<file path="flow/design.v">
module uart_bps_1(clk,rst_n,cnt_start,bps_sig
    );
    input clk;
    input rst_n;
    input cnt_start;
    output bps_sig;
    reg [12:0]cnt_bps;
    wire bps_sig;
    parameter bps_t = 13'd5207;
    always@(posedge clk or negedge rst_n)
    begin
       if(!rst_n)
       begin
          cnt_bps <= 13'd0;
       end
       else if(cnt_bps == bps_t)
       begin
          cnt_bps <= 13'd0;
       end
       else if(cnt_start)
       begin
          cnt_bps <= cnt_bps + 1'b1;
       end
       else 
       begin
          cnt_bps <= 1'b0;
       end
    end
    assign bps_sig = (cnt_bps ==  13'd2604) ? 1'b1 : 1'b0;   
endmodule
module uart_receive_1(
	input	clk,
	input	rst_n,
	input	clk_bps, 
	input	data_rx, 
	output	reg	rx_int, 
	output	[7:0]	data_tx, 
	output	reg	bps_start	 
    );
reg	[1:0]	rx;
always@(posedge	clk	or	negedge	rst_n)begin
	if(!rst_n)	rx <= 2'b11;
	else	begin
		rx[0]	<=	data_rx;
		rx[1]	<=	rx[0];
	end
end
wire	nege_edge;
	assign nege_edge= rx[1]	&	~rx[0]; 
reg	[3:0]num;
always@(posedge	clk	or	negedge	rst_n)begin
	if(!rst_n)	begin	
		bps_start <= 1'b0;	
		rx_int <= 1'b0;
	end
	else	if(nege_edge)begin
		bps_start <= 1'b1;
		rx_int <= 1'b1;
	end
	else if(num == 4'd10)begin
		bps_start <= 1'b0;	
		rx_int <= 1'b0;
	end
end
reg	[7:0]	rx_data_temp_r; 
reg	[7:0]	rx_data_r; 
always@(posedge	clk	or	negedge	rst_n)begin
	if(!rst_n)	begin	
		rx_data_r	<= 8'd0;
		rx_data_temp_r	<= 8'd0;
		num <= 4'd0;
	end
	else	if(rx_int)begin
		if(clk_bps)begin
			num <= num + 1'b1;
			case(num)
				4'd1: rx_data_temp_r[0] <= data_rx;	 
				4'd2: rx_data_temp_r[1] <= data_rx;	 
				4'd3: rx_data_temp_r[2] <= data_rx;	 
				4'd4: rx_data_temp_r[3] <= data_rx;	 
				4'd5: rx_data_temp_r[4] <= data_rx;	 
				4'd6: rx_data_temp_r[5] <= data_rx;	 
				4'd7: rx_data_temp_r[6] <= data_rx;	 
				4'd8: rx_data_temp_r[7] <= data_rx;	 
				default: ;
			endcase
		end
		else if(num == 4'd10)begin
			rx_data_r	<=rx_data_temp_r;
			num <= 4'd0;
		end
	end
end
assign	data_tx = rx_data_r;
endmodule
module surf_internet_rx(
    input              		clk,
    input              		rst_n,
    input   [7:0]      		data_rx,
	input					rx_int, 
	output					flag_en_1,
	output	reg	[7:0]		addr_daohang_data,	
	output  reg [92:0] 		data_rx_end_internet
);
	reg	[1:0]	rx_int_r;	
	always@(posedge	clk	or	negedge	rst_n)begin
		if(!rst_n)	begin
			rx_int_r[0]	<=	1'b0;
			rx_int_r[1]	<=	1'b0;
		end
		else	begin
			rx_int_r[0]	<=	rx_int;
			rx_int_r[1]	<=	rx_int_r[0];
		end
	end
	wire	nege_edge	= 	rx_int_r[1]	&	~rx_int_r[0]; 
	reg	[7:0]	data_rx_r; 
	always@(posedge	clk	or	negedge	rst_n)begin
		if(!rst_n)	begin
			data_rx_r <= 8'd0;
		end
		else	if(nege_edge)begin
			data_rx_r <= data_rx;
		end
	end
parameter length = 11;  
parameter [length-1 : 0]                          
                S_IDLE    = 11'b0000_0000_001,
                S_State1  = 11'b0000_0000_010,
                S_State2  = 11'b0000_0000_100,
                S_State3  = 11'b0000_0001_000,
                S_State4  = 11'b0000_0010_000,
				S_State5  = 11'b0000_0100_000,
                S_State6  = 11'b0000_1000_000,
				S_State7  = 11'b0001_0000_000,				
                S_State8  = 11'b0010_0000_000,
                S_State9  = 11'b0100_0000_000,				
				S_State10 = 11'b1000_0000_000;
reg [length-1 : 0] c_state;
reg [length-1 : 0] n_state;
always @(posedge clk or negedge rst_n) begin
    if (!rst_n) begin
        c_state <= S_IDLE;  
    end
    else begin
        c_state <= n_state;  
    end
end
always @(*) begin    
    case(c_state)
        S_IDLE   : 
          if (data_rx_r == 8'h64 && nege_edge) 
            n_state = S_State1;
          else 
            n_state = S_IDLE;
        S_State1 :
          if (data_rx_r == 8'h69 && nege_edge) 
            n_state = S_State2;
          else 
            n_state = S_State1;
        S_State2 :
          if (data_rx_r == 8'h73 && nege_edge) 
            n_state = S_State3;
          else  
            n_state = S_State2;
        S_State3 :
          if (data_rx_r == 8'h74 && nege_edge) 
            n_state = S_State4;
          else 
            n_state = S_State3;
        S_State4 :
          if (data_rx_r == 8'h61 && nege_edge) 
            n_state = S_State5;
          else 
            n_state = S_State4; 
		S_State5 :
          if (data_rx_r == 8'h6e && nege_edge) 
            n_state = S_State6;
          else 
            n_state = S_State5;
		S_State6 :
          if (data_rx_r == 8'h63 && nege_edge) 
            n_state = S_State7;
          else 
            n_state = S_State6;			
		S_State7 :
          if (data_rx_r == 8'h65 && nege_edge) 
            n_state = S_State8;
          else 
            n_state = S_State7;			
		S_State8 :
          if (data_rx_r == 8'h22 && nege_edge) 
            n_state = S_State9;
          else 
            n_state = S_State8;	
		S_State9 :
          if (data_rx_r == 8'h3a && nege_edge) 
            n_state = S_State10;
          else 
            n_state = S_State9;		
		S_State10 :
		  if (data_rx_r && nege_edge)
            n_state = S_IDLE;
          else 
            n_state = S_IDLE;
        default :
            n_state = S_IDLE;
    endcase 
end
reg         detected_o;
always @ (posedge clk or negedge rst_n) begin   
	if(!rst_n) begin
		detected_o <= 1'b0;
		end
	else if( c_state == S_State10) begin
		detected_o <= 1'b1;
		end
	else begin
		detected_o <= 1'b0;
		end
	end
	reg [5:0] num;  
	reg	start_reg;
	reg timeout;
always@(posedge clk)
   start_reg <= detected_o;
	reg [7:0] count;
always@(posedge clk or negedge rst_n) begin
   if (!rst_n)
		timeout <= 0;
   else if(start_reg == 0 && detected_o ==1) 
		timeout <= 1;
   else if(count == 8'd85)                   
		timeout <= 0;
   else
		timeout <= timeout;
	end
	reg	[7:0]	data_pickup_r; 
	always@(posedge	clk or negedge rst_n)begin
		if(!rst_n)	begin
			data_pickup_r <= 8'd0;
		end
		else if(timeout) begin
			data_pickup_r <= data_rx_r;                
		end
	end
	always@(posedge clk or negedge rst_n)              
	begin
		if(!rst_n)
			count <= 7;
		else if(data_pickup_r==8'h2C && nege_edge)
			count <= count + 1;
		else if(start_reg == 0 && detected_o ==1)
			count <= 0;
		else
			count <= count;
	end
	always@(posedge	clk	or	negedge	rst_n)
	begin
		if(!rst_n)	
			num	<= 4'd0;
		else if( start_reg == 0 && detected_o ==1 )	
			num <= 0;
		else if( (timeout && nege_edge) || (timeout && start_reg))				
			num <= num + 1'b1;
		else	
			num <= num;
	end
	reg	[79:0]	Latitude;		 
	reg	[87:0]	longitude;		 
	reg	[23:0]	distance_1;	 
	always@(posedge	clk	or	negedge	rst_n)begin
		if(!rst_n)	begin
			Latitude <= 0;						
			longitude <= 0;						
			distance_1 <= 24'b0000_0000_0000_0000_1111_1111;
		end                                                           
		else if(count == 8'd0 && nege_edge && data_pickup_r!=8'h2C && data_pickup_r >= 8'h30 && data_pickup_r <= 8'h39)begin              
			case(num)
				4'd1:	distance_1[23:16] <= data_pickup_r;                     
				4'd2:	distance_1[15:8] <= data_pickup_r;
				4'd3:	distance_1[7:0] <= data_pickup_r;
			default:;	
			endcase
		end
		else if(count == 8'd3&&nege_edge&& data_pickup_r!=8'h2C)begin           
			case(num)
				4'd1:	Latitude[39:32] <= data_pickup_r;
				4'd2:	Latitude[31:24] <= data_pickup_r;
				4'd3:	Latitude[23:16] <= data_pickup_r;
				4'd4:   Latitude[15:8] 	<= data_pickup_r;
				4'd5:	Latitude[7:0]  	<= data_pickup_r;	
			default:;
			endcase
		end
		else begin
			if(count == 8'd5 && nege_edge && data_pickup_r != 8'h2C)begin       
			case(num)
				4'd1:	longitude[39:32] <= data_pickup_r;
				4'd2:	longitude[31:24] <= data_pickup_r;
				4'd3:	longitude[23:16] <= data_pickup_r;
				4'd4:	longitude[15:8]  <= data_pickup_r;
				4'd5:   longitude[7:0]   <= data_pickup_r;	
			default:;
			endcase
			end	
		end
	end			
reg	[8:0]	distance;
	always @(posedge clk)
	begin
		if(data_pickup_r == 8'h2c && num == 3)	 
		distance <= distance_1[19:16]*10 + distance_1[11:8];
		else								 
		distance <= distance_1[19:16]*100 + distance_1[11:8]*10 + distance_1[3:0];
	end	
reg		[23:0]		b0;
reg		[23:0]		b1;
reg		[23:0]		b2;
reg		[23:0]		b3;
reg		[23:0]		b4;
reg		[23:0]		b5;
reg		[23:0]		b6;
reg		[23:0]		b7;
always @(posedge clk or negedge rst_n)
	if(!rst_n)
	begin
	b0 <= 24'd0;
	b1 <= 24'd0;
	b2 <= 24'd0;
	b3 <= 24'd0;
	b4 <= 24'd0;
	b5 <= 24'd0;
	b6 <= 24'd0;
	b7 <= 24'd0;
	end
	else begin
	b0 <= distance_1;
	b1 <= b0;
	b2 <= b1;
	b3 <= b2;
	b4 <= b3;
    b5 <= b4;
    b6 <= b5;
    b7 <= b6;
	end
reg		flag;
always @(*)
	begin
	if( (b7 - b6) == 0  && distance >= 18 && distance <= 227 && num == 3)
	flag = 1;
	else
	flag = 0;
	end
	wire [7:0]	c;
	assign c = flag ? distance[7:0] : 8'd0;
	wire [7:0]	d;
	assign d = (c > 200) ? c+5 : c;
reg		g0;
reg     g1;
always @(posedge clk or negedge rst_n)
	if(!rst_n)
	begin
	g0 <= 1'b0;
	g1 <= 1'b0;
	end
	else 
	begin
	g0 <= flag;
	g1 <= g0;
	end
wire	flag_posedge;
wire	flag_negedge;	
assign flag_posedge= (g0 && ~g1)? 1 : 0;	
assign flag_negedge= (~g0 && g1)? 1 : 0;
reg		[7:0]		cnt;	
always @(posedge clk or negedge rst_n)
	begin
		if(!rst_n)
		cnt <= 8'b0;
		else if(flag_negedge)
		cnt <= 8'b0;
		else if(cnt == 51)
		cnt <= cnt;
		else if(flag)
		cnt <= cnt + 1;
		else
		cnt <= cnt;
	end
assign flag_en = (cnt == 50)?1:0;
parameter length_1 = 12;  
parameter [length_1-1 : 0]                          
                S_IDLE_1_1		= 12'b0000_0000_0001,
                S_State1_1		= 12'b0000_0000_0010,
                S_State2_1		= 12'b0000_0000_0100,
                S_State3_1		= 12'b0000_0000_1000,
                S_State4_1		= 12'b0000_0001_0000,
				S_State5_1		= 12'b0000_0010_0000,
                S_State6_1		= 12'b0000_0100_0000,
				S_State7_1		= 12'b0000_1000_0000,				
                S_State8_1		= 12'b0001_0000_0000,
                S_State9_1		= 12'b0010_0000_0000,				
				S_State10_1		= 12'b0100_0000_0000,
				S_State11_1		= 12'b1000_0000_0000;		
reg [length_1-1 : 0] c_state_1;
reg [length_1-1 : 0] n_state_1;
always @(posedge clk or negedge rst_n) begin
    if (!rst_n) begin
        c_state_1 <= S_IDLE_1_1;  
    end
    else begin
        c_state_1 <= n_state_1;  
    end
end
always @(*) begin    
    case(c_state_1)
        S_IDLE_1_1   : 
          if (data_rx_r == 8'h64 && nege_edge) 
            n_state_1 = S_State1_1;
          else 
            n_state_1 = S_IDLE_1_1;
        S_State1_1 :
          if (data_rx_r == 8'h69 && nege_edge) 
            n_state_1 = S_State2_1;
          else 
            n_state_1 = S_State1_1;
        S_State2_1 :
          if (data_rx_r == 8'h72 && nege_edge) 
            n_state_1 = S_State3_1;
          else  
            n_state_1 = S_State2_1;
        S_State3_1 :
          if (data_rx_r == 8'h65 && nege_edge) 
            n_state_1 = S_State4_1;
          else 
            n_state_1 = S_State3_1;
        S_State4_1 :
          if (data_rx_r == 8'h63 && nege_edge) 
            n_state_1 = S_State5_1;
          else 
            n_state_1 = S_State4_1; 
		S_State5_1 :
          if (data_rx_r == 8'h74 && nege_edge) 
            n_state_1 = S_State6_1;
          else 
            n_state_1 = S_State5_1;
		S_State6_1 :
          if (data_rx_r == 8'h69 && nege_edge) 
            n_state_1 = S_State7_1;
          else 
            n_state_1 = S_State6_1;			
		S_State7_1 :
          if (data_rx_r == 8'h6f && nege_edge) 
            n_state_1 = S_State8_1;
          else 
            n_state_1 = S_State7_1;		
		S_State8_1 :
          if (data_rx_r == 8'h6e && nege_edge) 
            n_state_1 = S_State9_1;
          else 
            n_state_1 = S_State8_1;	
		S_State9_1 :
          if (data_rx_r == 8'h22 && nege_edge) 
            n_state_1 = S_State10_1;
          else 
            n_state_1 = S_State9_1;	
		S_State10_1 :
          if (data_rx_r == 8'h3a && nege_edge) 
            n_state_1 = S_State11_1;
          else 
            n_state_1 = S_State10_1;		
		S_State11_1 :
		  if (data_rx_r && nege_edge)
            n_state_1 = S_IDLE_1_1;
          else 
            n_state_1 = S_IDLE_1_1;
        default :
            n_state_1 = S_IDLE_1_1;
    endcase 
end
reg         		detected_o_1;
always @ (posedge clk or negedge rst_n) begin   
	if(!rst_n) begin
		detected_o_1 <= 1'b0;
		end
	else if( c_state_1 == S_State11_1) begin
		detected_o_1 <= 1'b1;
		end
	else begin
		detected_o_1 <= 1'b0;
		end
	end
	reg [5:0] num_1;  
	reg	start_reg_1;
	reg timeout_1;
always@(posedge clk)
   start_reg_1 <= detected_o_1;
	reg [7:0] count_1;
always@(posedge clk or negedge rst_n) begin
   if (!rst_n)
		timeout_1 <= 0;
   else if(start_reg_1 == 0 && detected_o_1 ==1) 
		timeout_1 <= 1;
   else if(count_1 == 8'd85)                   
		timeout_1 <= 0;
   else
		timeout_1 <= timeout_1;
	end
	reg	[7:0]	data_pickup_r_1; 
	always@(posedge	clk or negedge rst_n)begin
		if(!rst_n)	begin
			data_pickup_r_1 <= 8'd0;
		end
		else if(timeout_1) begin
			data_pickup_r_1 <= data_rx_r;                
		end
	end
	always@(posedge clk or negedge rst_n)              
	begin
		if(!rst_n)
			count_1 <= 7;
		else if(data_pickup_r_1==8'h2C && nege_edge)
			count_1 <= count_1 + 1;
		else if(start_reg_1 == 0 && detected_o_1 ==1)
			count_1 <= 0;
		else
			count_1 <= count_1;
	end
	always@(posedge	clk	or	negedge	rst_n)
	begin
		if(!rst_n)	
			num_1	<= 4'd0;
		else if( start_reg_1 == 0 && detected_o_1 ==1 )	
			num_1 <= 0;
		else if((timeout_1 && nege_edge) || (timeout_1 && start_reg_1))				
			num_1 <= num_1 + 1'b1;
		else	
			num_1 <= num_1;
	end
	reg	[3:0]		direction;	
always@(posedge	clk	or	negedge	rst_n)begin
	if(!rst_n)						
		direction <= 8'b0;                                                         
	else if(count_1 == 8'd0 && nege_edge && data_pickup_r!=8'h2C && data_pickup_r >= 8'h30 && data_pickup_r <= 8'h39)             
		case(num_1)
			4'd1:	direction <= data_pickup_r[3:0];                     
		default:	direction <= 4'b0;	
		endcase
	end
always @(posedge clk or negedge rst_n)
	begin
		if(!rst_n)	
		data_rx_end_internet <= 93'b0000_0000_1000_0000_0000_0000_0000_0000_0000_0000_0000_0000_0000_0000_0000_0000_0000_0000_0000_0000_0000_0000_0000_0;
		else if(flag)
		data_rx_end_internet[92:85] <= d;
		else if(num_1 == 2)
		data_rx_end_internet[83:80] <= direction;
		else
		data_rx_end_internet <= data_rx_end_internet;
	end	
reg		[7:0]		cnt_1;	
always @(posedge clk or negedge rst_n)
	begin
		if(!rst_n)
		cnt_1 <= 8'b0;
		else if(num_1 == 3)
		cnt_1 <= 8'b0;
		else if(cnt_1 == 51)
		cnt_1 <= cnt_1;
		else if(num_1 == 2)
		cnt_1 <= cnt_1 + 1;
		else
		cnt_1 <= cnt_1;
	end
assign flag_en_1 = (cnt_1 == 50)?1:0;	
always @(posedge clk or negedge rst_n)
	begin
	if(!rst_n)
	addr_daohang_data <= 8'b0;
	else if(cnt_1 == 50 )
	addr_daohang_data <= addr_daohang_data + 1'b1;
	else
	addr_daohang_data <= addr_daohang_data;
	end	
endmodule
module top_rx_surf(
	input 			clk,
	input 			rst_n,
	input 			data_rx,
	output			flag_en_1, 
	output [7:0]	addr_daohang_data,
	output [12:0]	data_rx_end_internet
    );
	wire 	[7:0]	data_tx;
	wire	[92:0]	nav_data;
	assign	data_rx_end_internet = nav_data[92:80];
surf_internet_rx u_surf_internet_rx (
    .clk(clk), 
    .rst_n(rst_n), 
    .data_rx(data_tx), 
    .rx_int(rx_int), 
	.flag_en_1(flag_en_1),
	.addr_daohang_data(addr_daohang_data),
    .data_rx_end_internet(nav_data)
    );
uart_bps_1 u_uart_bps_1 (
    .clk(clk), 
    .rst_n(rst_n), 
    .cnt_start(bps_start),
    .bps_sig(clk_bps)
    );
uart_receive_1 u_uart_receive_1 (
    .clk(clk), 
    .rst_n(rst_n), 
    .clk_bps(clk_bps), 
    .data_rx(data_rx), 
    .rx_int(rx_int), 
    .data_tx(data_tx), 
    .bps_start(bps_start)
    );
endmodule
</file>
<file path="flow/run.sh">
#!/bin/bash
# the make line also repeats each setting of config.mk as NAME=value (left out here)
make -C /OpenROAD-flow-scripts/flow DESIGN_CONFIG=/design/flow/config.mk WORK_HOME=/design/flow/orfs CLKGATE_MAP_FILE= finish
</file>
<file path="flow/config.mk">
export PLATFORM = sky130hd
export DESIGN_NAME = top_rx_surf
export DESIGN_NICKNAME = top_rx_surf
export VERILOG_FILES = /design/flow/design.v
export SDC_FILE = /design/flow/constraint.sdc
export NUM_CORES = 4
export LEC_CHECK = 0
export ABC_AREA = 1
export CAP_MARGIN = 20
export CORE_MARGIN = 2
export CORE_UTILIZATION = 69
export CTS_CLUSTER_SIZE = 76
export HOLD_SLACK_MARGIN = 0.28
export PLACE_DENSITY_LB_ADDON = 0.01
export SETUP_SLACK_MARGIN = 0.72
export SLEW_MARGIN = 20
</file>
<file path="flow/constraint.sdc">
create_clock -name core_clock -period 2.53 [get_ports {clk}]
set_input_delay 0.5060 -clock core_clock [delete_from_list [all_inputs] [get_ports {clk}]]
set_output_delay 0.5060 -clock core_clock [all_outputs]
set_load 0.01 [all_outputs]
</file>
==> impl_metrics.env, run 1 <==
# yosys + openroad results
export IMPL_synthToLayoutAreaGrowth_pct=32.1
export IMPL_top_power_group="the clock network"
export IMPL_seq_power_mw=6.17
export IMPL_grt_usage_pct=39.8
export IMPL_rr_endpoint="u_surf_internet_rx.data_rx_end_internet[85]"
export IMPL_initial_core_util_pct=70.4
export IMPL_cpMaxStageDelayCell="dfrtp_1"
export IMPL_max_freq_mhz=291
export IMPL_final_nets=2000
export IMPL_placed_cells_incl_taps=2062
export IMPL_skew_ns=0.0313
export IMPL_cp_start_kind="flip-flop"
export IMPL_synth_edff_count=0
export IMPL_r2r_setup_slack_ns=-0.90
export IMPL_cp_required_ns=3.01
export IMPL_first_global_vias=13806
export IMPL_holdPathEnd="u_surf_internet_rx.b6[20]"
export IMPL_final_max_slew_viol_count=0
export IMPL_ant_nets=0
export IMPL_dp_hpwl_mm=24.5
export IMPL_first_pass_iters=17
export IMPL_yosysChipArea_sq_um=15900
export IMPL_cts_buffers=38
export IMPL_critPathTopFamily="simple AND/OR/NAND/NOR gates"
export IMPL_vias=15281
export IMPL_cp_common_cell="nand2_2"
export IMPL_fp_nets=1751
export IMPL_pwr_share_seq_pct=46.4
export IMPL_synth_cells=1668
export IMPL_hold_depth=0
export IMPL_leakage_nw=10.7
export IMPL_top_area_cell="dfrtp_1"
export IMPL_period_minus_slack_ns=3.43
export IMPL_placed_area_sq_um=17700
export IMPL_simple_gate_area_share_pct=19.1
export IMPL_drtIter0Drc=2266
export IMPL_clock_latency_ns=0.60
export IMPL_grt_pass1_wl_mm=73.7
export IMPL_mux_share_pct=0.424
export IMPL_status="finished with violations"
export IMPL_crit_start="u_surf_internet_rx.b6[8]"
export IMPL_wire_per_inst_microns=27.9
export IMPL_grt_start_max_net_pins=83
export IMPL_grt_setup_unrepaired="yes"
export IMPL_cts_tree="yes"
export IMPL_ios=25
export IMPL_routed_wl_mm=62.3
export IMPL_async_flop_share_pct=97.1
export IMPL_die_h_microns=156
export IMPL_period_used_pct=136
export IMPL_p_sw_mw=3.35
export IMPL_r2r_start="u_surf_internet_rx.b6[8]"
export IMPL_internal_power_mw=9.94
export IMPL_ys_ff=376
export IMPL_setup_slack_ns=-0.901
export IMPL_ys_sh_xor_pct=1.32
export IMPL_die_area_sq_um=24300
export IMPL_synthFlopType="dfrtp_1"
export IMPL_cts_root_buf="clkbuf_16"
export IMPL_avgSynthCellArea_sq_um=9.56
export IMPL_arrival_ns=3.91
export IMPL_clock_path_buffers=3
export IMPL_most_common_cell="nand2_1"
export IMPL_via_per_inst=6.84
export IMPL_combPwrFrac_pct=4.5
export IMPL_logic_family="simple AND/OR/NAND/NOR gates"
export IMPL_fin_area_sq_um=21000
export IMPL_post_layout_nonfiller_instances=2235
export IMPL_max_cap_violations=0
export IMPL_slew_headroom_pct=46.8
export IMPL_setup_viol=16
export IMPL_htreeDepth=2
export IMPL_antenna_found_initial=5
export IMPL_drc=0
export IMPL_ys_cells=1668
export IMPL_hold_path_startpoint="u_surf_internet_rx.b5[20]"
export IMPL_switching_share_pct=25.2
export IMPL_crit_path_end_kind="flip-flop"
export IMPL_power_mw=13.3
export IMPL_rr_worst_depth=22
export IMPL_ys_sh_aoi_pct=6.73
export IMPL_place_gp_congestion=0.912
export IMPL_so_faults="negative setup slack"
export IMPL_cp_endpoint="u_surf_internet_rx.data_rx_end_internet[85]"
export IMPL_synth_top_area_share_pct=54.5
export IMPL_top_cells_by_area="dfrtp_1 54%, nand2_1 8.8%, inv_1 6.3%, ha_1 5.7%, o21ai_0 3.2%"
export IMPL_common_cells="372 x nand2_1, 347 x dfrtp_1, 269 x inv_1, 112 x nor2_1, 103 x o21ai_0"
export IMPL_die_x_microns=156
export IMPL_critPathKind="reg -> reg"
export IMPL_path_cells="inv_2, ha_4, nand2_2, nand2_2, inv_2, nand2_4, inv_4, nand3_4, nand2_2, nand2_1, nand2_1, nand2_2, a2111oi_4, and2_4, nand3_2, ha_2, nand2_1, nand4_1, nand2_2, nand2_4, buf_4, o211ai_2"
export IMPL_p_clk_share_pct=49.0
export IMPL_pg_comb_mw=0.601
export IMPL_placementRows=55
export IMPL_holdCritPathClass="reg -> reg"
export IMPL_powerClk_mw=6.52
export IMPL_synthesis_area_sq_um=15900
export IMPL_clock_sinks=376
export IMPL_yosys_area_share_adder_pct=6.61
export IMPL_cp_num_buf_inv=4
export IMPL_yosys_warnings=7
export IMPL_clk_pin_slew_ns=0.07
export IMPL_port_buffers=23
export IMPL_ys_types=50
export IMPL_tool_warnings=46
export IMPL_yosysSeqAreaShare_pct=58.8
export IMPL_ir_worst_vdd_mv=0.965
export IMPL_max_stage_delay_ns=0.42
export IMPL_cp_depth=22
export IMPL_core_area_sq_um=22600
export IMPL_final_util_pct=93.0
export IMPL_hold_violations=0
export IMPL_grt_overflow_total=0
export IMPL_powerDensity_nw_per_um2=631
export IMPL_dp_slack_ns=-0.565
export IMPL_worst_pin_slew_ns=0.798
export IMPL_critical_path_max_fanout=8
[through the flow]
step | TNS, ns | hold slack [ns]
after global placement | -3.59 | 0.331
after detailed placement | -4.85 | 0.335
final | -9.65 | 0.346
after global routing | -11.12 | 0.347
after CTS | -4.41 | 0.346
after floorplan | -0.559 | 0.210
[layer usage]
metal  vias to the layer above  track usage [%]  share of wire [%]
li1                       5846                -                  -
met1                      7112             45.1                 30
met2                      1629             69.5                 45
met3                       690             8.50                 12
met4                         4             24.4                 12
met5                         -                0              0.048
[area by class of cell]
| cell class | count | area [sq um] |
|---|---|---|
| Inverter | 276 | 1060 |
| Clock inverter | 22 | 365 |
| Sequential cell | 376 | 9390 |
| Multi-Input combinational cell | 1002 | 6970 |
| Tap cell | 285 | 357 |
| Clock buffer | 48 | 1030 |
| Fill cell | 664 | 1590 |
| Antenna cell | 3 | 7.51 |
| Timing Repair Buffer | 223 | 1870 |
[timing repair]
item / in CTS / in global routing
gates cloned: 0 / 2
pin swaps: 49 / 82
gates resized: 175 / 237
setup endpoints to repair: 122 / 116
endpoints found under the hold margin: 347 / 0
setup buffers: 45 / 52
hold buffers: 1 / 0
==> inputs of run 2 (changes only) <==
- CORE_UTILIZATION: 69 -> 70
- CTS_CLUSTER_DIAMETER: not set -> 190
- CTS_CLUSTER_SIZE: 76 -> 15
- HOLD_SLACK_MARGIN: 0.28 -> not set
- PLACE_DENSITY_LB_ADDON: 0.01 -> 0.13
- SETUP_SLACK_MARGIN: 0.72 -> 0.18
- clock period: 2.53 -> 2.48 ns (I/O delays scaled with it)
==> run 2 against run 1 <==
Effect of this change:
- still fails the layout checks on negative setup slack
- clock power down 32%
- die size down 1.4%
- total power down 17%
- via count down 18%
- register-to-register slack better by 0.16 ns
- non-clock buffer count down 49
- global-route usage down 6.4 points
- maximum frequency up 6.5%
- setup slack better by 0.16 ns
- clock-buffer cell count up 4
- sequential power up 1%
==> impl_metrics.env, run 2 <==
# yosys + openroad results
export IMPL_hold_depth=0
export IMPL_critical_path_max_fanout=8
export IMPL_clock_latency_ns=0.58
export IMPL_cts_root_buf="clkbuf_16"
export IMPL_grt_pass1_wl_mm=63.5
export IMPL_die_area_sq_um=24000
export IMPL_cp_num_buf_inv=1
export IMPL_vias=12585
export IMPL_internal_power_mw=8.51
export IMPL_pwr_share_seq_pct=56.7
export IMPL_die_x_microns=155
export IMPL_pg_comb_mw=0.338
export IMPL_so_faults="negative setup slack"
export IMPL_yosysSeqAreaShare_pct=58.8
export IMPL_routed_wl_mm=41.4
export IMPL_cts_tree="yes"
export IMPL_period_used_pct=130
export IMPL_ir_worst_vdd_mv=0.704
export IMPL_powerClk_mw=4.44
export IMPL_final_max_slew_viol_count=0
export IMPL_post_layout_nonfiller_instances=2165
export IMPL_tool_warnings=44
export IMPL_first_pass_iters=6
export IMPL_critPathKind="reg -> reg"
export IMPL_wire_per_inst_microns=19.1
export IMPL_grt_usage_pct=33.4
export IMPL_setup_tns_ns=-7.72
export IMPL_skew_ns=0.0211
export IMPL_drc=0
export IMPL_ys_sh_aoi_pct=6.73
export IMPL_status="finished with violations"
export IMPL_r2r_start="u_surf_internet_rx.b7[5]"
export IMPL_dp_slack_ns=-0.619
export IMPL_r2r_setup_slack_ns=-0.74
export IMPL_fp_nets=1751
export IMPL_grt_overflow_total=0
export IMPL_placed_area_sq_um=17700
export IMPL_crit_path_end_kind="flip-flop"
export IMPL_antenna_found_initial=0
export IMPL_clock_path_buffers=3
export IMPL_grt_start_max_net_pins=69
export IMPL_synth_edff_count=0
export IMPL_logic_family="simple AND/OR/NAND/NOR gates"
export IMPL_worst_pin_slew_ns=0.532
export IMPL_async_flop_share_pct=97.1
export IMPL_final_nets=1940
export IMPL_synthesis_area_sq_um=15900
export IMPL_synthToLayoutAreaGrowth_pct=21.4
export IMPL_leakage_nw=9.86
export IMPL_core_area_sq_um=22500
export IMPL_synthFlopType="dfrtp_1"
export IMPL_most_common_cell="nand2_1"
export IMPL_synth_top_area_share_pct=54.5
export IMPL_holdPathEnd="u_surf_internet_rx.b6[9]"
export IMPL_routed_top_layer="met4"
export IMPL_common_cells="372 x nand2_1, 347 x dfrtp_1, 269 x inv_1, 112 x nor2_1, 103 x o21ai_0"
export IMPL_drtIter0Drc=1307
export IMPL_wl_met2_mm=21.3
export IMPL_combPwrFrac_pct=3.1
export IMPL_htreeDepth=1
export IMPL_simple_gate_area_share_pct=19.1
export IMPL_initial_core_util_pct=70.8
export IMPL_ios=25
export IMPL_place_gp_congestion=0.957
export IMPL_path_cells="ha_4, nand2_4, buf_12, nor2_4, nand3_1, nand3b_1, xor2_1, and3b_1, nand4_1, nor3_2, and2_4, nand3_4, ha_4, nand2_2, nand4_1, nand2_2, nand2_4, o21bai_1, nand3_1"
export IMPL_grt_setup_unrepaired="yes"
export IMPL_setup_slack_ns=-0.742
export IMPL_cts_buffers=29
export IMPL_cpMaxStageDelayCell="dfrtp_1"
export IMPL_max_stage_delay_ns=0.46
export IMPL_powerDensity_nw_per_um2=570
export IMPL_first_global_vias=12839
export IMPL_placed_cells_incl_taps=2075
export IMPL_diodes=0
export IMPL_m1WireLength_mm=15.7
export IMPL_dp_hpwl_mm=25.0
export IMPL_max_freq_mhz=310
export IMPL_hold_path_startpoint="u_surf_internet_rx.b5[9]"
export IMPL_ant_nets=0
export IMPL_top_cells_by_area="dfrtp_1 54%, nand2_1 8.8%, inv_1 6.3%, ha_1 5.7%, o21ai_0 3.2%"
export IMPL_placementRows=55
export IMPL_power_mw=11.0
export IMPL_top_area_cell="dfrtp_1"
export IMPL_p_clk_share_pct=40.2
export IMPL_clk_pin_slew_ns=0.07
export IMPL_wl_met3_mm=2.32
export IMPL_synth_cells=1668
export IMPL_avgSynthCellArea_sq_um=9.56
export IMPL_via_per_inst=5.81
export IMPL_slew_headroom_pct=64.3
export IMPL_cp_depth=19
export IMPL_seq_power_mw=6.25
export IMPL_cp_required_ns=2.95
export IMPL_ys_sh_xor_pct=1.32
export IMPL_mux_share_pct=0.424
export IMPL_hold_violations=0
export IMPL_top_power_group="sequential cells"
export IMPL_clock_sinks=376
export IMPL_port_buffers=23
export IMPL_switching_share_pct=22.8
export IMPL_max_cap_violations=0
export IMPL_period_minus_slack_ns=3.22
export IMPL_die_h_microns=155
export IMPL_rr_endpoint="u_surf_internet_rx.data_rx_end_internet[87]"
export IMPL_cp_endpoint="u_surf_internet_rx.data_rx_end_internet[87]"
export IMPL_yosys_warnings=7
export IMPL_cp_start_kind="flip-flop"
export IMPL_arrival_ns=3.69
export IMPL_crit_start="u_surf_internet_rx.b7[5]"
export IMPL_ys_ff=376
export IMPL_setup_viol=16
export IMPL_p_sw_mw=2.51
export IMPL_rr_worst_depth=19
export IMPL_critPathTopFamily="simple AND/OR/NAND/NOR gates"
export IMPL_holdCritPathClass="reg -> reg"
export IMPL_ys_cells=1668
export IMPL_yosysChipArea_sq_um=15900
export IMPL_fin_area_sq_um=19300
export IMPL_yosys_area_share_adder_pct=6.61
export IMPL_ys_types=50
run 2: through the flow:
stage	utilization, %	hold WS, ns
finish	86.0	0.338
global route	86.0	0.351
floorplan	-	0.200
CTS	84.1	0.345
detailed placement	78.8	0.335
global placement	78.8	0.331
run 2: per-layer routing:
| metal | vias up | global-route usage, % |
|---|---|---|
| met4 | 0 | 16.2 |
| met1 | 6089 | 39.8 |
| met5 | - | 0 |
| met2 | 602 | 59.9 |
| li1 | 5702 | - |
| met3 | 192 | 4.93 |
run 2: what timing repair did:
| item | in CTS | in global routing |
|---|---|---|
| hold buffers | 1 | 0 |
| setup endpoints to repair | 55 | 52 |
| pin swaps | 39 | 43 |
| buffers inserted | 19 | 16 |
| endpoints found under the hold margin | 52 | 0 |
| gates resized | 56 | 72 |
run 2: area by class of cell:
class / instances / area (sq um)
clock buffers: 52 / 812
clock inverters: 2 / 36.3
flip-flops and latches: 376 / 9380
repair buffers: 174 / 1500
fillers: 1056 / 3150
well taps: 285 / 357
inverters: 276 / 1040
multi-input cells: 1000 / 6220
==> inputs of run 3 (changes only) <==
- ABC_AREA: 1 -> not set
- CORE_UTILIZATION: 70 -> 57
- CTS_CLUSTER_DIAMETER: 190 -> not set
- CTS_CLUSTER_SIZE: 15 -> not set
- PLACE_DENSITY_LB_ADDON: 0.13 -> not set
- SETUP_SLACK_MARGIN: 0.18 -> 1.72
- clock period: 2.48 -> 6.86 ns (I/O delays scaled with it)
==> run 3 against run 2 <==
Effect of this change:
- now clean on timing, DRC and antenna
- die size up 16%
- final cell count is 24% lower
- setup slack better by 3.1 ns
- critical endpoint is now u_surf_internet_rx.data_rx_end_internet[89]
==> impl_metrics.env, run 3 <==
# yosys + openroad results
export IMPL_period_minus_slack_ns=4.48
export IMPL_routed_wl_mm=27.1
export IMPL_cp_depth=18
export IMPL_dp_slack_ns=2.53
export IMPL_diodes=0
export IMPL_powerClk_mw=2.27
export IMPL_common_cells="347 x dfrtp_1, 102 x nand2_1, 84 x nor2_1, 73 x ha_1, 62 x inv_1"
export IMPL_drtIter0Drc=584
export IMPL_seq_power_mw=2.27
export IMPL_hold_depth=0
export IMPL_port_buffers=23
export IMPL_clk_pin_slew_ns=0.06
export IMPL_powerDensity_nw_per_um2=269
export IMPL_simple_gate_area_share_pct=12.9
export IMPL_setup_viol=0
export IMPL_clock_sinks=376
export IMPL_top_cells_by_area="dfrtp_1 57%, ha_1 6.0%, mux2_2 4.3%, dfstp_2 3.1%, nand2_1 2.5%"
export IMPL_yosys_area_share_adder_pct=6.94
export IMPL_grt_overflow_total=0
export IMPL_pwr_share_seq_pct=48.9
export IMPL_ys_types=69
export IMPL_worst_pin_slew_ns=0.929
export IMPL_routed_top_layer="met4"
export IMPL_skew_ns=0.0129
export IMPL_rr_worst_depth=18
export IMPL_slew_headroom_pct=37.5
export IMPL_grt_setup_unrepaired="no"
export IMPL_yosysChipArea_sq_um=15200
export IMPL_r2r_start="u_surf_internet_rx.b7[6]"
export IMPL_rr_endpoint="u_surf_internet_rx.data_rx_end_internet[89]"
export IMPL_ios=25
export IMPL_p_clk_share_pct=49.1
export IMPL_drc=0
export IMPL_cts_buffers=40
export IMPL_crit_path_end_kind="flip-flop"
export IMPL_holdCritPathClass="reg -> reg"
export IMPL_tool_warnings=44
export IMPL_wl_met3_microns=880
export IMPL_place_gp_congestion=0.877
export IMPL_ys_sh_aoi_pct=7.64
export IMPL_ys_ff=376
export IMPL_synthFlopType="dfrtp_1"
export IMPL_postCtsSetupBuffers=0
export IMPL_switching_share_pct=20.3
export IMPL_setup_tns_ns=0
export IMPL_fill_cells=1972
export IMPL_clock_path_buffers=3
export IMPL_critPathKind="reg -> reg"
export IMPL_vias=9016
export IMPL_holdPathEnd="u_surf_internet_rx.b4[16]"
export IMPL_async_flop_share_pct=97.1
export IMPL_placementRows=59
export IMPL_critPathTopFamily="simple AND/OR/NAND/NOR gates"
export IMPL_status="finished clean"
export IMPL_crit_start="u_surf_internet_rx.b7[6]"
export IMPL_via_per_inst=5.47
export IMPL_die_area_sq_um=27900
export IMPL_wl_met2_mm=12.3
export IMPL_top_area_cell="dfrtp_1"
export IMPL_cp_endpoint="u_surf_internet_rx.data_rx_end_internet[89]"
export IMPL_pg_comb_mw=0.0916
export IMPL_top_power_group="sequential cells"
export IMPL_fp_nets=1318
export IMPL_m1WireLength_mm=13.4
export IMPL_final_max_slew_viol_count=0
export IMPL_ys_sh_xor_pct=3.93
export IMPL_cpMaxStageDelayCell="o311ai_0"
export IMPL_cts_root_buf="clkbuf_16"
export IMPL_first_pass_iters=6
export IMPL_final_nets=1364
export IMPL_clock_latency_ns=0.52
export IMPL_grt_start_max_net_pins=199
export IMPL_cts_tree="yes"
export IMPL_dp_hpwl_mm=18.0
export IMPL_cp_start_kind="flip-flop"
export IMPL_yosysSeqAreaShare_pct=61.8
export IMPL_synthesis_area_sq_um=15200
export IMPL_critical_path_max_fanout=6
export IMPL_max_cap_violations=0
export IMPL_antenna_found_initial=0
export IMPL_combPwrFrac_pct=2.0
export IMPL_avgSynthCellArea_sq_um=12.3
export IMPL_grt_pass1_wl_mm=45.9
export IMPL_logic_family="simple AND/OR/NAND/NOR gates"
export IMPL_synth_top_area_share_pct=57.2
export IMPL_htreeDepth=2
export IMPL_cp_num_buf_inv=0
export IMPL_synth_edff_count=0
export IMPL_core_area_sq_um=26100
export IMPL_arrival_ns=4.87
export IMPL_internal_power_mw=3.69
export IMPL_hold_violations=0
export IMPL_hold_path_startpoint="u_surf_internet_rx.b3[16]"
export IMPL_post_cts_resized=0
export IMPL_initial_core_util_pct=58.2
export IMPL_wire_per_inst_microns=16.5
export IMPL_setup_slack_ns=2.38
export IMPL_ir_worst_vdd_mv=0.305
export IMPL_grt_usage_pct=20.1
export IMPL_synth_cells=1235
export IMPL_hold_buffers=0
export IMPL_path_cells="ha_1, a211o_1, and2_1, o311ai_0, o21ai_0, xor2_1, nor4_1, nand4_1, and4b_1, and3_1, nand2_1, ha_1, nand2b_1, a211o_1, and3_1, o211ai_1, xnor2_1, mux2_2"
export IMPL_period_used_pct=65.3
export IMPL_die_h_microns=167
export IMPL_ys_cells=1235
export IMPL_synthToLayoutAreaGrowth_pct=13.6
export IMPL_p_sw_mw=0.940
export IMPL_die_x_microns=167
export IMPL_max_stage_delay_ns=0.49
export IMPL_power_mw=4.63
export IMPL_ant_nets=0
export IMPL_yosys_warnings=7
export IMPL_first_global_vias=9032
export IMPL_r2r_setup_slack_ns=2.38
export IMPL_leakage_nw=8.48
export IMPL_max_freq_mhz=223
export IMPL_cp_required_ns=7.26
export IMPL_most_common_cell="dfrtp_1"
export IMPL_mux_share_pct=4.64
-- run 3: metal layers --
metal / track usage (%) / vias up
met2: 30.9 / 155
met3: 2.88 / 48
met4: 5.69 / 0
li1: - / 4398
met5: 0 / -
met1: 30.3 / 4415
-- run 3: final cells by class --
class	count	area [sq um]	share of cell area, %
well taps	335	419	2.43
multi-input cells	774	5470	31.7
clock buffers	54	1120	6.52
flip-flops and latches	376	9380	54.4
clock inverters	19	305	1.77
repair buffers	27	302	1.75
inverters	62	233	1.35
-- run 3: metrics by stage --
step | instances | hold slack, ns | instance area, sq um | util (%)
floorplan | 1235 | 0.331 | 15200 | -
global placement | 1573 | 0.331 | 15800 | 60.5
detailed placement | 1573 | 0.335 | 15800 | 60.5
CTS | 1646 | 0.341 | 17200 | 66.0
global route | 1647 | 0.349 | 17200 | 66.1
finish | 1647 | 0.339 | 17200 | 66.1
==> inputs of run 4 (changes only) <==
- CORE_UTILIZATION: 57 -> 40
- SETUP_SLACK_MARGIN: 1.72 -> not set
- clock period: 6.86 -> 10.0 ns (I/O delays scaled with it)
==> run 4 against run 3 <==
Effect of this change:
- still clean on timing, DRC and antenna
- sequential share of layout area down 0.32 points
- clock skew about the same
- critical path depth decreased by 14
- first-iteration DRC count shrank 22%
- combinational power shrank 33%
- die size grew 41%
- hold slack better by 0.0029 ns
- final cell count up 11%
- clock power is 35% lower
- critical path type is now reg -> out
- largest cell class unchanged
- highest routed layer unchanged
==> impl_metrics.env, run 4 <==
# yosys + openroad results
export IMPL_status="finished clean"
export IMPL_top_power_group="sequential cells"
export IMPL_p_sw_mw=0.645
export IMPL_ys_sh_xor_pct=3.93
export IMPL_path_cells="nor4_1, and3_1, and2_1, clkdlybuf4s50_1"
export IMPL_switching_share_pct=20.8
export IMPL_crit_start="u_surf_internet_rx.cnt_1[2]"
export IMPL_port_buffers=23
export IMPL_ant_nets=0
export IMPL_post_cts_resized=0
export IMPL_internal_power_mw=2.45
export IMPL_wire_per_inst_microns=14.7
export IMPL_flop_area_sq_um=9380
export IMPL_hold_violations=0
export IMPL_setup_tns_ns=0
export IMPL_synthFlopType="dfrtp_1"
export IMPL_postCtsSetupBuffers=0
export IMPL_final_max_slew_viol_count=0
export IMPL_yosysChipArea_sq_um=15200
export IMPL_hold_buffers=0
export IMPL_simple_gate_area_share_pct=12.9
export IMPL_cpMaxStageDelayCell="clkdlybuf4s50_1"
export IMPL_initial_core_util_pct=40.5
export IMPL_rr_worst_depth=19
export IMPL_synthesis_area_sq_um=15200
export IMPL_cp_num_buf_inv=1
export IMPL_worst_pin_slew_ns=0.905
export IMPL_core_area_sq_um=37500
export IMPL_arrival_ns=2.41
export IMPL_clock_sinks=376
export IMPL_ios=25
export IMPL_htreeDepth=2
export IMPL_cts_root_buf="clkbuf_16"
export IMPL_max_stage_delay_ns=0.61
export IMPL_ir_worst_vdd_mv=0.124
export IMPL_period_minus_slack_ns=4.41
export IMPL_cp_depth=4
export IMPL_die_area_sq_um=39500
export IMPL_r2r_start="u_surf_internet_rx.b6[15]"
export IMPL_critPathKind="reg -> out"
export IMPL_pg_comb_mw=0.0611
export IMPL_first_pass_iters=5
export IMPL_powerDensity_nw_per_um2=179
export IMPL_hold_depth=0
export IMPL_fill_cells=3455
export IMPL_critPathTopFamily="simple AND/OR/NAND/NOR gates"
export IMPL_synth_cells=1235
export IMPL_top_cells_by_area="dfrtp_1 57%, ha_1 6.0%, mux2_2 4.3%, dfstp_2 3.1%, nand2_1 2.5%"
export IMPL_setup_slack_ns=5.59
export IMPL_clock_path_buffers=3
export IMPL_grt_usage_pct=14.4
export IMPL_cp_start_kind="flip-flop"
export IMPL_vias=8953
export IMPL_routed_wl_mm=26.8
export IMPL_combPwrFrac_pct=2.0
export IMPL_cts_buffers=40
export IMPL_cp_endpoint="flag_en_1"
export IMPL_grt_overflow_total=0
export IMPL_placementRows=71
export IMPL_first_global_vias=9248
export IMPL_yosys_warnings=7
export IMPL_die_x_microns=199
export IMPL_max_freq_mhz=227
export IMPL_via_per_inst=4.91
export IMPL_holdCritPathClass="reg -> reg"
export IMPL_fp_nets=1318
export IMPL_avgSynthCellArea_sq_um=12.3
export IMPL_grt_start_max_net_pins=171
export IMPL_clock_latency_ns=0.54
export IMPL_power_mw=3.09
export IMPL_most_common_cell="dfrtp_1"
export IMPL_grt_pass1_wl_mm=45.8
export IMPL_yosys_area_share_adder_pct=6.94
export IMPL_clk_pin_slew_ns=0.06
export IMPL_post_layout_nonfiller_instances=1822
export IMPL_setup_viol=0
export IMPL_max_cap_violations=0
export IMPL_drtIter0Drc=453
export IMPL_crit_path_end_kind="primary output"
export IMPL_r2r_setup_slack_ns=5.65
export IMPL_cts_tree="yes"
export IMPL_powerClk_mw=1.48
export IMPL_synth_top_area_share_pct=57.2
export IMPL_slew_headroom_pct=39.7
export IMPL_critical_path_max_fanout=7
export IMPL_period_used_pct=44.1
export IMPL_leakage_nw=8.42
export IMPL_logic_area_sq_um=5470
export IMPL_hold_path_startpoint="u_surf_internet_rx.b0[12]"
export IMPL_cp_required_ns=8.00
export IMPL_mux_share_pct=4.64
export IMPL_skew_ns=0.0124
export IMPL_p_clk_share_pct=47.7
export IMPL_dp_hpwl_mm=17.9
export IMPL_synthToLayoutAreaGrowth_pct=14.2
export IMPL_rr_endpoint="u_surf_internet_rx.data_rx_end_internet[88]"
export IMPL_holdPathEnd="u_surf_internet_rx.b1[12]"
export IMPL_logic_family="simple AND/OR/NAND/NOR gates"
export IMPL_placed_cells_incl_taps=1749
export IMPL_die_h_microns=199
export IMPL_grt_setup_unrepaired="no"
export IMPL_drc=0
export IMPL_final_nets=1363
export IMPL_place_gp_congestion=0.845
export IMPL_ys_cells=1235
export IMPL_top_area_cell="dfrtp_1"
export IMPL_seq_power_mw=1.56
export IMPL_synth_edff_count=0
export IMPL_async_flop_share_pct=97.1
export IMPL_common_cells="347 x dfrtp_1, 102 x nand2_1, 84 x nor2_1, 73 x ha_1, 62 x inv_1"
export IMPL_diodes=0
export IMPL_ys_types=69
export IMPL_ys_sh_aoi_pct=7.64
export IMPL_dp_slack_ns=5.73
export IMPL_ys_ff=376
export IMPL_tool_warnings=44
export IMPL_antenna_found_initial=0
export IMPL_pwr_share_seq_pct=50.3
export IMPL_yosysSeqAreaShare_pct=61.8
==> run 4: layout make-up <==
type | instances | share of cell area, %
clock buffer | 58 | 6.75
timing repair buffer | 26 | 1.58
multi-input combinational | 774 | 31.5
sequential | 376 | 54.1
inverter | 62 | 1.34
clock inverter | 15 | 0.968
tap | 511 | 3.69
==> run 4: routing by layer <==
metal	up-vias	global-route usage (%)	routed length [microns]
met5	-	0	0
met4	0	5.25	614
met3	43	2.76	876
met2	86	23.6	12800
met1	4443	19.1	12500
li1	4381	-	-
==> run 4: stage by stage <==
step | hold slack (ns) | util (%) | instance area (sq um)
2_1_floorplan | 0.331 | - | 15200
3_3_place_gp | 0.331 | 42.6 | 16000
3_5_place_dp | 0.335 | 42.6 | 16000
4_1_cts | 0.341 | 46.2 | 17300
5_1_grt | 0.351 | 46.2 | 17300
6_report | 0.342 | 46.2 | 17300
==> inputs of run 5 (changes only) <==
- CORE_UTILIZATION: 40 -> 56
- CTS_CLUSTER_SIZE: not set -> 31
- TNS_END_PERCENT: not set -> 5
- clock period: 10.0 -> 4.74 ns (I/O delays scaled with it)
==> run 5 against run 4 <==
Effect of this change:
- via count barely moved
- sequential share of layout area rose by 0.22 points
- still clean
- synthesized cell count did not move
- highest routed layer unchanged
- core utilization rose by 18 points
- clock skew rose by 0.011 ns
- clock-buffer cell count rose by 1
- critical path type is now reg -> reg
- global-route usage rose by 5.5 points
- clock power rose by 120%
- final area fell by 0.41%
- area after synthesis did not move
==> impl_metrics.env, run 5 <==
# yosys + openroad results
export IMPL_status="finished clean"
export IMPL_path_cells="inv_1, ha_1, a21o_1, o21bai_1, or2_2, a2111oi_0, a211o_1, nor4_1, nand4_1, and4b_1, and3_1, nand2_1, ha_1, nand2b_1, a211o_1, nand3_1, nor2_1, xor2_1, mux2_2"
export IMPL_powerDensity_nw_per_um2=389
export IMPL_hold_path_startpoint="u_surf_internet_rx.b5[11]"
export IMPL_grt_setup_unrepaired="no"
export IMPL_pg_comb_mw=0.134
export IMPL_ys_sh_aoi_pct=7.64
export IMPL_switching_share_pct=20.2
export IMPL_cp_start_kind="flip-flop"
export IMPL_mux_share_pct=4.64
export IMPL_die_x_microns=169
export IMPL_fill_cells=2109
export IMPL_wire_per_inst_microns=16.1
export IMPL_yosys_area_share_adder_pct=6.94
export IMPL_grt_start_max_net_pins=109
export IMPL_arrival_ns=4.70
export IMPL_worst_pin_slew_ns=0.909
export IMPL_ys_types=69
export IMPL_cts_root_buf="clkbuf_16"
export IMPL_max_cap_violations=0
export IMPL_grt_usage_pct=19.9
export IMPL_cp_endpoint="u_surf_internet_rx.data_rx_end_internet[87]"
export IMPL_synth_cells=1235
export IMPL_cp_num_buf_inv=1
export IMPL_initial_core_util_pct=56.6
export IMPL_async_flop_share_pct=97.1
export IMPL_antenna_found_initial=1
export IMPL_period_used_pct=91.0
export IMPL_p_clk_share_pct=49.1
export IMPL_cts_tree="yes"
export IMPL_logic_family="simple AND/OR/NAND/NOR gates"
export IMPL_power_mw=6.72
export IMPL_cpMaxStageDelayCell="a2111oi_0"
export IMPL_cp_required_ns=5.13
export IMPL_diodes=0
export IMPL_rr_endpoint="u_surf_internet_rx.data_rx_end_internet[87]"
export IMPL_yosysSeqAreaShare_pct=61.8
export IMPL_hold_violations=0
export IMPL_hold_buffers=0
export IMPL_simple_gate_area_share_pct=12.9
export IMPL_crit_path_end_kind="flip-flop"
export IMPL_r2r_setup_slack_ns=0.43
export IMPL_synth_edff_count=0
export IMPL_cts_buffers=40
export IMPL_most_common_cell="dfrtp_1"
export IMPL_combPwrFrac_pct=2.0
export IMPL_holdWs_ns=0.339
export IMPL_ant_nets=0
export IMPL_skew_ns=0.0232
export IMPL_yosysChipArea_sq_um=15200
export IMPL_p_sw_mw=1.36
export IMPL_htreeDepth=2
export IMPL_synth_top_area_share_pct=57.2
export IMPL_final_util_pct=64.4
export IMPL_dp_slack_ns=0.367
export IMPL_clk_pin_slew_ns=0.06
export IMPL_holdCritPathClass="reg -> reg"
export IMPL_max_freq_mhz=232
export IMPL_avgSynthCellArea_sq_um=12.3
export IMPL_clock_latency_ns=0.52
export IMPL_critical_path_max_fanout=6
export IMPL_final_nets=1367
export IMPL_yosys_warnings=7
export IMPL_setup_viol=0
export IMPL_top_power_group="the clock network"
export IMPL_ys_sh_xor_pct=3.93
export IMPL_r2r_start="u_surf_internet_rx.b6[15]"
export IMPL_common_cells="347 x dfrtp_1, 102 x nand2_1, 84 x nor2_1, 73 x ha_1, 62 x inv_1"
export IMPL_crit_start="u_surf_internet_rx.b6[15]"
export IMPL_via_per_inst=5.40
export IMPL_fp_nets=1318
export IMPL_ir_worst_vdd_mv=0.289
export IMPL_internal_power_mw=5.36
export IMPL_period_minus_slack_ns=4.31
export IMPL_logic_area_sq_um=5470
export IMPL_leakage_nw=8.49
export IMPL_hold_depth=0
export IMPL_ys_ff=376
export IMPL_top_cells_by_area="dfrtp_1 57%, ha_1 6.0%, mux2_2 4.3%, dfstp_2 3.1%, nand2_1 2.5%"
export IMPL_clock_sinks=376
export IMPL_synthesis_area_sq_um=15200
export IMPL_first_global_vias=9074
export IMPL_die_h_microns=169
export IMPL_rr_worst_depth=19
export IMPL_slew_headroom_pct=38.9
export IMPL_dp_hpwl_mm=18.3
export IMPL_placementRows=60
export IMPL_synthToLayoutAreaGrowth_pct=13.7
export IMPL_ys_cells=1235
export IMPL_pwr_share_seq_pct=48.9
export IMPL_max_stage_delay_ns=0.69
export IMPL_setup_slack_ns=0.428
export IMPL_routed_wl_mm=26.7
export IMPL_setup_tns_ns=0
export IMPL_first_pass_iters=4
export IMPL_ios=25
export IMPL_grt_pass1_wl_mm=45.9
export IMPL_synthFlopType="dfrtp_1"
export IMPL_top_area_cell="dfrtp_1"
export IMPL_critPathKind="reg -> reg"
export IMPL_tool_warnings=44
export IMPL_drc=0
export IMPL_powerClk_mw=3.30
export IMPL_place_gp_congestion=0.874
export IMPL_flop_area_sq_um=9380
export IMPL_critPathTopFamily="AND-OR/OR-AND gates"
export IMPL_port_buffers=23
export IMPL_cp_depth=19
export IMPL_vias=8955
export IMPL_drtIter0Drc=572
export IMPL_holdPathEnd="u_surf_internet_rx.b6[11]"
export IMPL_seq_power_mw=3.28
export IMPL_final_max_slew_viol_count=0
export IMPL_core_area_sq_um=26800
export IMPL_die_area_sq_um=28400
export IMPL_grt_overflow_total=0
export IMPL_clock_path_buffers=3
export IMPL_postCtsSetupBuffers=0
-- run 5: area by class of cell --
class                      count  share of cell area (%)
clock buffer                  59                    6.87
timing repair buffer          30                    1.81
multi-input combinational    774                    31.7
sequential                   376                    54.3
inverter                      62                    1.35
clock inverter                15                    1.48
tap                          341                    2.47
-- run 5: what timing repair did --
action | in CTS | in global routing
hold endpoints to repair | 0 | 0
setup endpoints to repair | 0 | 3
resized | 0 | 1
-- run 5: metrics by stage --
| stage | instance area (sq um) | instances |
|---|---|---|
| 2_1_floorplan | 15200 | 1235 |
| 3_3_place_gp | 15800 | 1583 |
| 3_5_place_dp | 15800 | 1583 |
| 4_1_cts | 17300 | 1657 |
| 5_1_grt | 17300 | 1657 |
| 6_report | 17300 | 1657 |
-- run 5: routing by layer --
metal  track usage [%]  vias to the layer above  part of all wire, %
met2              31.9                      108                   46
met5                 0                        -                    0
met4              5.96                        0                  1.9
li1                  -                     4384                    -
met3              3.13                       43                  3.0
met1              28.5                     4420                   49
==> inputs of run 6 (changes only) <==
- CORE_UTILIZATION: 56 -> 12
- CTS_CLUSTER_SIZE: 31 -> not set
- TNS_END_PERCENT: 5 -> not set
- clock period: 4.74 -> 14.3 ns (I/O delays scaled with it)
==> run 6 against run 5 <==
Effect of this change:
- still clean
- global-route usage fell by 16 points
- register-to-register slack improved by 9.5 ns
- critical path depth decreased by 15
==> impl_metrics.env, run 6 <==
# yosys + openroad results
export IMPL_worst_pin_slew_ns=0.927
export IMPL_cpMaxStageDelayCell="clkdlybuf4s50_1"
export IMPL_synthFlopType="dfrtp_1"
export IMPL_first_pass_iters=4
export IMPL_cp_depth=4
export IMPL_via_per_inst=3.04
export IMPL_rr_worst_depth=17
export IMPL_pg_comb_mw=0.0434
export IMPL_path_cells="nor4_1, and3_1, and2_1, clkdlybuf4s50_1"
export IMPL_hold_path_startpoint="u_surf_internet_rx.b0[8]"
export IMPL_cp_required_ns=11.44
export IMPL_cp_endpoint="flag_en_1"
export IMPL_clk_pin_slew_ns=0.06
export IMPL_cts_tree="yes"
export IMPL_setup_viol=0
export IMPL_grt_overflow_total=0
export IMPL_most_common_cell="dfrtp_1"
export IMPL_place_gp_congestion=0.772
export IMPL_max_stage_delay_ns=0.58
export IMPL_slew_headroom_pct=38.2
export IMPL_synth_cells=1235
export IMPL_ir_worst_vdd_mv=0.0677
export IMPL_final_nets=1361
export IMPL_cp_num_buf_inv=1
export IMPL_wire_per_inst_microns=9.49
export IMPL_port_buffers=23
export IMPL_grt_start_max_net_pins=176
export IMPL_grt_pass1_wl_mm=47.3
export IMPL_skew_ns=0.0201
export IMPL_common_cells="347 x dfrtp_1, 102 x nand2_1, 84 x nor2_1, 73 x ha_1, 62 x inv_1"
export IMPL_vias=8984
export IMPL_holdWs_ns=0.340
export IMPL_avgSynthCellArea_sq_um=12.3
export IMPL_top_area_cell="dfrtp_1"
export IMPL_tool_warnings=44
export IMPL_ys_cells=1235
export IMPL_p_clk_share_pct=48.1
export IMPL_yosys_area_share_adder_pct=6.94
export IMPL_setup_tns_ns=0
export IMPL_postCtsSetupBuffers=0
export IMPL_grt_setup_unrepaired="no"
export IMPL_period_used_pct=36.0
export IMPL_internal_power_mw=1.72
export IMPL_synth_edff_count=0
export IMPL_p_sw_mw=0.459
export IMPL_period_minus_slack_ns=5.15
export IMPL_core_area_sq_um=126000
export IMPL_ys_ff=376
export IMPL_top_cells_by_area="dfrtp_1 57%, ha_1 6.0%, mux2_2 4.3%, dfstp_2 3.1%, nand2_1 2.5%"
export IMPL_simple_gate_area_share_pct=12.9
export IMPL_status="finished clean"
export IMPL_clock_sinks=376
export IMPL_critPathKind="reg -> out"
export IMPL_switching_share_pct=21.1
export IMPL_synthToLayoutAreaGrowth_pct=23.7
export IMPL_post_cts_resized=0
export IMPL_critical_path_max_fanout=7
export IMPL_yosys_warnings=7
export IMPL_holdCritPathClass="reg -> reg"
export IMPL_die_x_microns=360
export IMPL_top_power_group="sequential cells"
export IMPL_antenna_found_initial=2
export IMPL_ys_types=69
export IMPL_ys_sh_xor_pct=3.93
export IMPL_first_global_vias=9054
export IMPL_placementRows=130
export IMPL_htreeDepth=2
export IMPL_powerDensity_nw_per_um2=116
export IMPL_mux_share_pct=4.64
export IMPL_hold_violations=0
export IMPL_cts_buffers=38
export IMPL_rr_endpoint="u_surf_internet_rx.data_rx_end_internet[89]"
export IMPL_dp_hpwl_mm=19.3
export IMPL_clock_latency_ns=0.54
export IMPL_seq_power_mw=1.09
export IMPL_r2r_start="u_surf_internet_rx.b7[6]"
export IMPL_crit_path_end_kind="primary output"
export IMPL_drtIter0Drc=540
export IMPL_final_max_slew_viol_count=0
export IMPL_pwr_share_seq_pct=49.9
export IMPL_hold_buffers=0
export IMPL_hold_depth=0
export IMPL_r2r_setup_slack_ns=9.88
export IMPL_clock_path_buffers=3
export IMPL_holdPathEnd="u_surf_internet_rx.b1[8]"
export IMPL_crit_start="u_surf_internet_rx.cnt_1[2]"
export IMPL_synthesis_area_sq_um=15200
export IMPL_combPwrFrac_pct=2.0
export IMPL_max_freq_mhz=194
export IMPL_synth_top_area_share_pct=57.2
export IMPL_leakage_nw=8.42
export IMPL_powerClk_mw=1.05
export IMPL_logic_family="simple AND/OR/NAND/NOR gates"
export IMPL_async_flop_share_pct=97.1
export IMPL_ys_sh_aoi_pct=7.64
export IMPL_cp_start_kind="flip-flop"
export IMPL_fp_nets=1318
export IMPL_drc=0
export IMPL_cts_root_buf="clkbuf_16"
export IMPL_critPathTopFamily="simple AND/OR/NAND/NOR gates"
export IMPL_yosysSeqAreaShare_pct=61.8
export IMPL_routed_wl_mm=28.1
export IMPL_initial_core_util_pct=12.1
export IMPL_grt_usage_pct=4.36
export IMPL_die_h_microns=360
export IMPL_max_cap_violations=0
export IMPL_die_area_sq_um=129000
export IMPL_arrival_ns=2.29
export IMPL_yosysChipArea_sq_um=15200
export IMPL_ant_nets=0
export IMPL_ios=25
[run 6: through the flow]
stage | total power, mW | util [%] | area, sq um | setup WS (ns) | cells
after floorplan | 1.12 | - | 15200 | 10.25 | 1235
after global placement | 1.15 | 13.9 | 17400 | 9.71 | 2888
after CTS | 2.22 | 14.9 | 18800 | 9.11 | 2958
after global routing | 2.27 | 14.9 | 18800 | 9.04 | 2959
after detailed placement | 1.15 | 13.9 | 17400 | 9.69 | 2888
final | 2.18 | 14.9 | 18800 | 9.15 | 2959
[run 6: final cells by class]
type | instances | area (sq um)
clock inverters | 18 | 256
repair buffers | 26 | 270
multi-input cells | 774 | 5470
clock buffers | 52 | 1090
inverters | 62 | 233
well taps | 1650 | 2060
fillers | 13991 | 107000
flip-flops and latches | 376 | 9380
diodes | 1 | 2.50
[run 6: layer usage]
layer | vias to the layer above | global-route usage [%] | routed length [microns]
li1 | 4382 | - | -
met1 | 4431 | 5.74 | 13500
met2 | 123 | 6.94 | 12600
met3 | 48 | 1.29 | 1360
met4 | 0 | 1.15 | 605
met5 | - | 0 | 0
==> inputs of run 7 (changes only) <==
- ABC_AREA: not set -> 1
- CORE_UTILIZATION: 12 -> 72
- CTS_CLUSTER_DIAMETER: not set -> 150
- CTS_CLUSTER_SIZE: not set -> 15
- HOLD_SLACK_MARGIN: not set -> 0.3
- PLACE_DENSITY_LB_ADDON: not set -> 0.06
- SETUP_SLACK_MARGIN: not set -> 0.92
- clock period: 14.3 -> 3.21 ns (I/O delays scaled with it)
==> run 7 against run 6 <==
Effect of this change:
- critical path type is now reg -> reg
- critical path depth grew 16
- largest power group unchanged
- final area up 0.15%
- hold slack is essentially flat
- global-route usage increased by 31 points
- now fails the layout checks on negative setup slack
==> impl_metrics.env, run 7 <==
# yosys + openroad results
export IMPL_status="finished with violations"
export IMPL_so_faults="negative setup slack"
export IMPL_ys_types=50
export IMPL_synthFlopType="dfrtp_1"
export IMPL_arrival_ns=3.77
export IMPL_critPathKind="reg -> reg"
export IMPL_final_max_slew_viol_count=0
export IMPL_skew_ns=0.0189
export IMPL_drc=0
export IMPL_max_cap_violations=0
export IMPL_first_global_vias=13034
export IMPL_combPwrFrac_pct=3.5
export IMPL_powerDensity_nw_per_um2=457
export IMPL_max_stage_delay_ns=0.47
export IMPL_path_cells="ha_4, nand2_2, inv_1, nand2_1, nand2_1, nand2_2, nand3_2, nand2_2, nand3_1, nand2_1, a2111oi_2, and2_4, nand3_4, ha_4, nand2_2, nand4_1, nand2_2, nand2_4, o21bai_1, nand3_1"
export IMPL_htreeDepth=1
export IMPL_grt_setup_unrepaired="yes"
export IMPL_r2r_setup_slack_ns=-0.1
export IMPL_cp_common_cell="nand2_2"
export IMPL_period_used_pct=103
export IMPL_synthesis_area_sq_um=15900
export IMPL_mux_share_pct=0.424
export IMPL_antenna_found_initial=1
export IMPL_logic_family="simple AND/OR/NAND/NOR gates"
export IMPL_die_x_microns=153
export IMPL_clock_path_buffers=3
export IMPL_grt_pass1_wl_mm=66.3
export IMPL_via_per_inst=6.17
export IMPL_synth_edff_count=0
export IMPL_grt_overflow_total=0
export IMPL_p_sw_mw=2.01
export IMPL_powerClk_mw=3.45
export IMPL_ys_cells=1668
export IMPL_cpMaxStageDelayCell="dfrtp_1"
export IMPL_synthToLayoutAreaGrowth_pct=17.9
export IMPL_r2r_start="u_surf_internet_rx.b7[3]"
export IMPL_most_common_cell="nand2_1"
export IMPL_die_area_sq_um=23300
export IMPL_leakage_nw=9.50
export IMPL_rr_worst_depth=20
export IMPL_tool_warnings=48
export IMPL_hold_violations=0
export IMPL_common_cells="372 x nand2_1, 347 x dfrtp_1, 269 x inv_1, 112 x nor2_1, 103 x o21ai_0"
export IMPL_ys_sh_aoi_pct=6.73
export IMPL_max_freq_mhz=302
export IMPL_ys_ff=376
export IMPL_core_area_sq_um=21800
export IMPL_critical_path_max_fanout=8
export IMPL_ys_sh_xor_pct=1.32
export IMPL_pg_comb_mw=0.297
export IMPL_top_power_group="sequential cells"
export IMPL_internal_power_mw=6.58
export IMPL_simple_gate_area_share_pct=19.1
export IMPL_period_minus_slack_ns=3.31
export IMPL_holdPathEnd="u_surf_internet_rx.b1[9]"
export IMPL_pwr_share_seq_pct=56.3
export IMPL_ios=25
export IMPL_worst_pin_slew_ns=0.827
export IMPL_setup_viol=6
export IMPL_yosysChipArea_sq_um=15900
export IMPL_cp_start_kind="flip-flop"
export IMPL_critPathTopFamily="simple AND/OR/NAND/NOR gates"
export IMPL_grt_start_max_net_pins=102
export IMPL_yosys_warnings=7
export IMPL_clk_pin_slew_ns=0.08
export IMPL_async_flop_share_pct=97.1
export IMPL_yosys_area_share_adder_pct=6.61
export IMPL_port_buffers=23
export IMPL_cts_tree="yes"
export IMPL_yosysSeqAreaShare_pct=58.8
export IMPL_top_area_cell="dfrtp_1"
export IMPL_wire_per_inst_microns=21.1
export IMPL_clock_latency_ns=0.57
export IMPL_crit_path_end_kind="flip-flop"
export IMPL_synth_top_area_share_pct=54.5
export IMPL_initial_core_util_pct=73.3
export IMPL_p_clk_share_pct=40.2
export IMPL_first_pass_iters=6
export IMPL_hold_path_startpoint="u_surf_internet_rx.b0[9]"
export IMPL_final_util_pct=86.4
export IMPL_ant_nets=0
export IMPL_rr_endpoint="u_surf_internet_rx.data_rx_end_internet[87]"
export IMPL_grt_usage_pct=35.5
export IMPL_cp_depth=20
export IMPL_drtIter0Drc=1317
export IMPL_seq_power_mw=4.84
export IMPL_cp_endpoint="u_surf_internet_rx.data_rx_end_internet[87]"
export IMPL_vias=12791
export IMPL_cts_buffers=29
export IMPL_switching_share_pct=23.4
export IMPL_cts_root_buf="clkbuf_16"
export IMPL_routed_wl_mm=43.8
export IMPL_crit_start="u_surf_internet_rx.b7[3]"
export IMPL_cp_required_ns=3.67
export IMPL_final_nets=1851
export IMPL_dp_hpwl_mm=24.9
export IMPL_ir_worst_vdd_mv=0.667
export IMPL_hold_depth=0
export IMPL_setup_slack_ns=-0.0980
export IMPL_die_h_microns=153
export IMPL_clock_sinks=376
export IMPL_slew_headroom_pct=44.9
export IMPL_holdWs_ns=0.341
export IMPL_fp_nets=1751
export IMPL_placementRows=54
export IMPL_holdCritPathClass="reg -> reg"
export IMPL_avgSynthCellArea_sq_um=9.56
export IMPL_cp_num_buf_inv=1
export IMPL_place_gp_congestion=0.956
export IMPL_synth_cells=1668
export IMPL_top_cells_by_area="dfrtp_1 54%, nand2_1 8.8%, inv_1 6.3%, ha_1 5.7%, o21ai_0 3.2%"
[run 7: stage by stage]
stage | setup TNS [ns] | std cells | setup slack [ns] | power [mW] | area (sq um)
after floorplan | 0 | 1668 | 0.559 | 5.04 | 16300
after global placement | 0 | 1970 | 0.0758 | 5.17 | 17000
after detailed placement | 0 | 1970 | 0.0697 | 5.19 | 17000
after CTS | 0 | 2047 | 0.163 | 8.54 | 18300
after global routing | -1.38 | 2071 | -0.308 | 8.82 | 18800
final | -0.289 | 2073 | -0.0980 | 8.59 | 18800
[run 7: final cells by class]
| cell class | count | area, sq um |
|---|---|---|
| inverters | 276 | 1050 |
| fillers | 1023 | 2960 |
| repair buffers | 85 | 797 |
| multi-input cells | 1000 | 6360 |
| clock buffers | 52 | 812 |
| clock inverters | 2 | 36.3 |
| well taps | 280 | 350 |
| diodes | 2 | 5.00 |
| flip-flops and latches | 376 | 9380 |
[run 7: per-layer routing]
| layer | track usage, % | part of all wire (%) | vias to the layer above |
|---|---|---|---|
| met2 | 62.1 | 50 | 786 |
| met3 | 4.44 | 7.5 | 250 |
| li1 | - | - | 5535 |
| met5 | 0 | 0 | - |
| met1 | 44.7 | 36 | 6220 |
| met4 | 16.2 | 6.5 | 0 |
[run 7: repair_timing]
item | in CTS | in global routing
hold buffers | 1 | 0
setup buffers | 22 | 24
setup endpoints to repair | 45 | 67
gates resized | 90 | 82
hold endpoints to repair | 91 | 0
pin swaps | 33 | 47
Power is estimated from default activity; no workload was simulated.
